Design mac_unit, start of the top module:
module mac_unit(input clk,en,clr,
                input [15:0]a,b,
                output [39:0]c);
Size: ~2300 cells after synthesis, ~170 flip-flops.
make LEC_CHECK=0 ABC_AREA=1 CAP_MARGIN=0 CELL_PAD_IN_SITES_DETAIL_PLACEMENT=0 CELL_PAD_IN_SITES_GLOBAL_PLACEMENT=0 CORE_ASPECT_RATIO=0.93 CORE_MARGIN=2 CORE_UTILIZATION=72 CTS_CLUSTER_DIAMETER=97 CTS_CLUSTER_SIZE=100 GPL_ROUTABILITY_DRIVEN=0 MAX_ROUTING_LAYER=met5 PLACE_DENSITY=0.63 SETUP_SLACK_MARGIN=-0.82 SLEW_MARGIN=20 finish   # period 12.0 ns
run.sh (not shown) runs the stock make flow with config.mk's settings and CLKGATE_MAP_FILE=.
The first run completed, yet does not pass: negative setup slack.
Change:
- ABC_AREA: 1 -> unset
- CAP_MARGIN: 0 -> 20
- CELL_PAD_IN_SITES_DETAIL_PLACEMENT: 0 -> unset
- CELL_PAD_IN_SITES_GLOBAL_PLACEMENT: 0 -> unset
- CORE_ASPECT_RATIO: 0.93 -> unset
- CORE_UTILIZATION: 72 -> 13
- CTS_CLUSTER_DIAMETER: 97 -> unset
- CTS_CLUSTER_SIZE: 100 -> unset
- GPL_ROUTABILITY_DRIVEN: 0 -> unset
- MAX_ROUTING_LAYER: met5 -> unset
- PLACE_DENSITY: 0.63 -> unset
- SETUP_SLACK_MARGIN: -0.82 -> unset
- clock period: 12.0 -> 19.7 ns (I/O delays scaled with it)
After rerunning:
- This time the run passed the timing, design-rule and antenna checks
- sequential cell count is unchanged
- via count is lower by 28%


== garnet ==
Starting RTL as in the previous note.
clock: 13.6 ns
lec_check: 0
abc_area: 1
cap_margin: 5
cell_pad_in_sites_detail_placement: 1
cell_pad_in_sites_global_placement: 1
core_aspect_ratio: 1.19
core_margin: 7
core_utilization: 70
cts_cluster_diameter: 360
cts_cluster_size: 34
gpl_routability_driven: 1
gpl_timing_driven: 0
max_routing_layer: met4
min_routing_layer: met2
place_density: 0.63
setup_slack_margin: 2.14
slew_margin: 20
tns_end_percent: 40
garnet: GPL-0301 in global placement without I/O (3_1_place_gp_skip_io) -> run aborted
Relative to garnet, the following input files were edited for nickel:
- CTS_CLUSTER_SIZE no longer set, was 34
- TNS_END_PERCENT no longer set, was 40
- PLACE_DENSITY no longer set, was 0.63
- CELL_PAD_IN_SITES_DETAIL_PLACEMENT no longer set, was 1
- MIN_ROUTING_LAYER no longer set, was met2
- CORE_MARGIN now 2, was 7
- GPL_TIMING_DRIVEN no longer set, was 0
- GPL_ROUTABILITY_DRIVEN no longer set, was 1
- CELL_PAD_IN_SITES_GLOBAL_PLACEMENT no longer set, was 1
- MAX_ROUTING_LAYER no longer set, was met4
- CAP_MARGIN now 20, was 5
- SETUP_SLACK_MARGIN now -0.71, was 2.14
- CORE_ASPECT_RATIO no longer set, was 1.19
- CTS_CLUSTER_DIAMETER now 106, was 360
- the clock period (ns, I/O delays scaled along) now 11.7, was 13.6
--- outcome ---
nickel: all stages done; final checks FAILED (setup timing).
Compare nickel and garnet | pre-placement core utilization lower: nickel
Compared with garnet, in nickel XOR/XNOR share of the synthesized area saw little to no change; die area -3300 um2; post-synth net total saw little to no change; gate count after technology mapping saw little to no change.
Input changes introduced in cedar (baseline for comparison: nickel):
- clearing ABC_AREA, which used to be 1
- swapping 70 for 72 in CORE_UTILIZATION
- clearing CTS_CLUSTER_DIAMETER, which used to be 106
- clearing SETUP_SLACK_MARGIN, which used to be -0.71
- swapping 11.7 for 9.89 in the clock period (ns, I/O delays scaled along)
Findings:
The flow for cedar finished, though final verification flagged setup timing.
Although it ran to completion, nickel produced a layout that fails the final checks because of setup timing.
NOTE: final area in cedar falls short of that of nickel
Of cedar and nickel, nickel shows the higher critical path depth, with cedar below it.
From nickel to cedar the numbers moved as follows: cell count after placement moved down, endpoint required time on the critical path now sits lower, pin count of the biggest net entering global routing down 21.
Comparing cedar and nickel, the higher sequential portion of the cell area is on cedar.
Status: fmax parity (cedar, nickel)
For onyx, these inputs were changed with respect to cedar:
- changing CAP_MARGIN from 20 to 0
- setting CTS_CLUSTER_DIAMETER to 106 for the first time
- setting SETUP_SLACK_MARGIN to -0.71 for the first time
- setting ABC_AREA to 1 for the first time
- changing the clock period (ns, I/O delays scaled along) from 9.89 to 11.5
Notes after the runs:
Although onyx finished all stages, its layout failed final checks on setup timing. Relative to cedar, via count increased by 2745 in onyx. onyx vs cedar: post-detailed-placement half-perimeter wirelength up in onyx. The smallest setup slack after layout reported for onyx is greater than that of cedar by 1.62 ns.


## wip/lagoon
Starting RTL as in the previous note.
clock: 7.58 ns
lec_check: 0
abc_area: 0
cap_margin: 25
cell_pad_in_sites_detail_placement: 0
cell_pad_in_sites_global_placement: 1
core_margin: 7
core_utilization: 47
cts_cluster_diameter: 98
cts_cluster_size: 34
gpl_routability_driven: 0
gpl_timing_driven: 0
max_routing_layer: met4
place_density_lb_addon: 0.05
setup_slack_margin: -0.46
slew_margin: 20
tns_end_percent: 5
From the logs: wip/lagoon reached the end of the flow and failed the layout checks with negative setup slack.
Edits applied to the flow inputs when going from wip/lagoon to wip/harbor:
Settings: a deleted PLACE_DENSITY_LB_ADDON that had been 0.05; a deleted CTS_CLUSTER_DIAMETER that had been 98; a change of CORE_UTILIZATION from 47 to 72; a change of CAP_MARGIN from 25 to 5; a change of CTS_CLUSTER_SIZE from 34 to 17; a deleted GPL_TIMING_DRIVEN that had been 0; a change of CORE_MARGIN from 7 to 2; a change of SETUP_SLACK_MARGIN from -0.46 to -0.49; a change of ABC_AREA from 0 to 1; a deleted TNS_END_PERCENT that had been 5; a change of the clock period (ns, I/O delays scaled along) from 7.58 to 6.93.
Results
wip/harbor never completed, since it errored out during 3_1_place_gp_skip_io.
Die height: wip/harbor vs wip/lagoon down 19%
Per the comparison of wip/harbor with wip/lagoon, area share of and/or/nand/nor cells after synthesis shows an increase of 2.7 points, die area shows a reduction of about 35%, synthesized-area fraction occupied by xor and xnor cells shows a reduction of 1.1 points, synthesized-area fraction occupied by ao, oa, aoi and oai cells shows a reduction of 2.0 points.
For wip/cedar, these inputs were changed with respect to wip/harbor:
Settings: an added PLACE_DENSITY of 0.63; a change of CAP_MARGIN from 5 to 25; an added CTS_CLUSTER_DIAMETER of 254; a change of CORE_UTILIZATION from 72 to 55; a change of CTS_CLUSTER_SIZE from 17 to 100; a change of SETUP_SLACK_MARGIN from -0.49 to 2.01; an added TNS_END_PERCENT of 5; a change of the clock period (ns, I/O delays scaled along) from 6.93 to 7.58.
Results
- wip/cedar ended up with a higher die height than wip/harbor did.
- wip/cedar ends up with higher floorplan die width than wip/harbor does.
- wip/harbor → wip/cedar: floorplan utilization lost 17 points; die outline area picked up an extra 30%.
- Looking at wip/cedar and wip/harbor, the number of nets produced by synthesis is a wash.
- For row count, dividing the value from wip/harbor by the value from wip/cedar gives 0.875.
- [flow] wip/cedar | stages: complete | final checks: fail | reason: negative setup slack
Relative to wip/cedar, the following input files were edited for wip/pepper:
Settings: TNS_END_PERCENT no longer set, was 5; SETUP_SLACK_MARGIN now -0.46, was 2.01; CTS_CLUSTER_DIAMETER no longer set, was 254; CORE_UTILIZATION now 61, was 55; CELL_PAD_IN_SITES_GLOBAL_PLACEMENT now 0, was 1; CTS_CLUSTER_SIZE now 34, was 100; the clock period (ns, I/O delays scaled along) now 11.3, was 7.58.
[summary]
- Every stage of wip/pepper finished as expected; the final checks, on the other hand, flagged negative setup slack, which means the layout fails.
